== run 1 ==
## stopwatch
module stopwatch(clk, rst, btnS, btnR, sw, an, seg);
input clk;
input rst;
input btnS, btnR;
input [7:0] sw;
output reg [3:0] an;
output reg [7:0] seg;
reg [3:0] seg_value;
wire [3:0] seg3, seg2, seg1, seg0;
reg adj_sec;
reg adj;
reg digits_on;
wire one_hz_clk;
wire two_hz_clk;
wire segment_clk;
wire blink_clk;
wire debounce_clk;
wire one_hz_rise;
wire two_hz_rise;
wire segment_rise;
wire blink_rise;
wire debounce_rise;
reg [31:0] sec_counter;
reg [1:0] seg_index;
clock #(.start_time(0), .end_time(200)) my_one_hz_clk(.in(clk), .rst(rst), .out(one_hz_clk), .rise(one_hz_rise));
clock #(.start_time(0), .end_time(100)) my_two_hz_clk(.in(clk), .rst(rst), .out(two_hz_clk), .rise(two_hz_rise));
clock #(.start_time(0), .end_time(4)) my_segment_clk(.in(clk), .rst(rst), .out(segment_clk), .rise(segment_rise));
clock #(.start_time(0), .end_time(20)) my_blink_clk(.in(clk), .rst(rst), .out(blink_clk), .rise(blink_rise));
clock #(.start_time(0), .end_time(10)) my_debounce_clk(.in(clk), .rst(rst), .out(debounce_clk), .rise(debounce_rise));
wire [1:0] next_index = seg_index + 2'd1;
assign seg0 = (sec_counter % 60)  % 10;
assign seg1 = (sec_counter % 60)  / 10;
assign seg2 = (sec_counter / 60)  % 10;
assign seg3 = (sec_counter / 600) % 10;
always @(*) begin
    case (next_index)
        0: seg_value = (digits_on || ~sw[1]) ? seg0 : 10;
        1: seg_value = (digits_on || ~sw[1]) ? seg1 : 10;
        2: seg_value = (digits_on ||  sw[1]) ? seg2 : 10;
  ...
For scale: ~4200 cells after synthesis, about 220 flip-flops, about 24 I/O pins, roughly 30000 sq um of cells after synthesis.
clock: 19.0 ns
lec_check: 0
cap_margin: 20
core_margin: 2
core_utilization: 66
cts_cluster_diameter: 373
cts_cluster_size: 54
slew_margin: 20
run.sh (not shown) runs the stock make flow with config.mk's settings and CLKGATE_MAP_FILE=.
Run 1 never completed, since it errored out during 5_1_grt.
[inputs] run 2 vs run 1
# run 1
export LEC_CHECK = 0
export CAP_MARGIN = 20
export CORE_MARGIN = 2
export CORE_UTILIZATION = 66
export CTS_CLUSTER_DIAMETER = 373
export CTS_CLUSTER_SIZE = 54
export SLEW_MARGIN = 20
create_clock -name core_clock -period 19.0 [get_ports {clk}]
# run 2
export LEC_CHECK = 0
export ABC_AREA = 1
export CAP_MARGIN = 20
export CORE_MARGIN = 2
export CORE_UTILIZATION = 72
export SLEW_MARGIN = 20
create_clock -name core_clock -period 30.2 [get_ports {clk}]
- Run 2 went all the way through synthesis, placement and routing and the layout is clean on timing, DRC and antenna.
- Number of placed instances, taps included: run 2 < run 1
- Run 2 reports its main logic family after synthesis as simple AND/OR/NAND/NOR gates while run 1 reports AND-OR/OR-AND gates.
- The number of storage elements in the synthesis netlist on run 2 is in line with that on run 1.
- Number of cells in Yosys stat: run 2 vs run 1 down about 1.4%
- Going from run 1 to run 2, the total of cells resized after clock tree synthesis was found to have gone down by 311.
- Run 2 vs. run 1: die width lost about 10%; total die size fell 19%.
> inputs changed (run 2 -> run 3)
# run 2
export LEC_CHECK = 0
export ABC_AREA = 1
export CAP_MARGIN = 20
export CORE_MARGIN = 2
export CORE_UTILIZATION = 72
export SLEW_MARGIN = 20
create_clock -name core_clock -period 30.2 [get_ports {clk}]
# run 3
export LEC_CHECK = 0
export CAP_MARGIN = 20
export CORE_MARGIN = 2
export CORE_UTILIZATION = 66
export MAX_ROUTING_LAYER = met4
export SLEW_MARGIN = 20
export TNS_END_PERCENT = 5
create_clock -name core_clock -period 19.0 [get_ports {clk}]
--- outcome ---
- Run 3 ends up with a floorplan die width that is 11% higher than in run 2.
- Going from run 2 to run 3, routability congestion estimate from global placement grows by 0.026.
- | cell count after synthesis | run 3 vs run 2 | about 1.4% higher |
- Run 3 never completed, since it errored out during 5_1_grt.
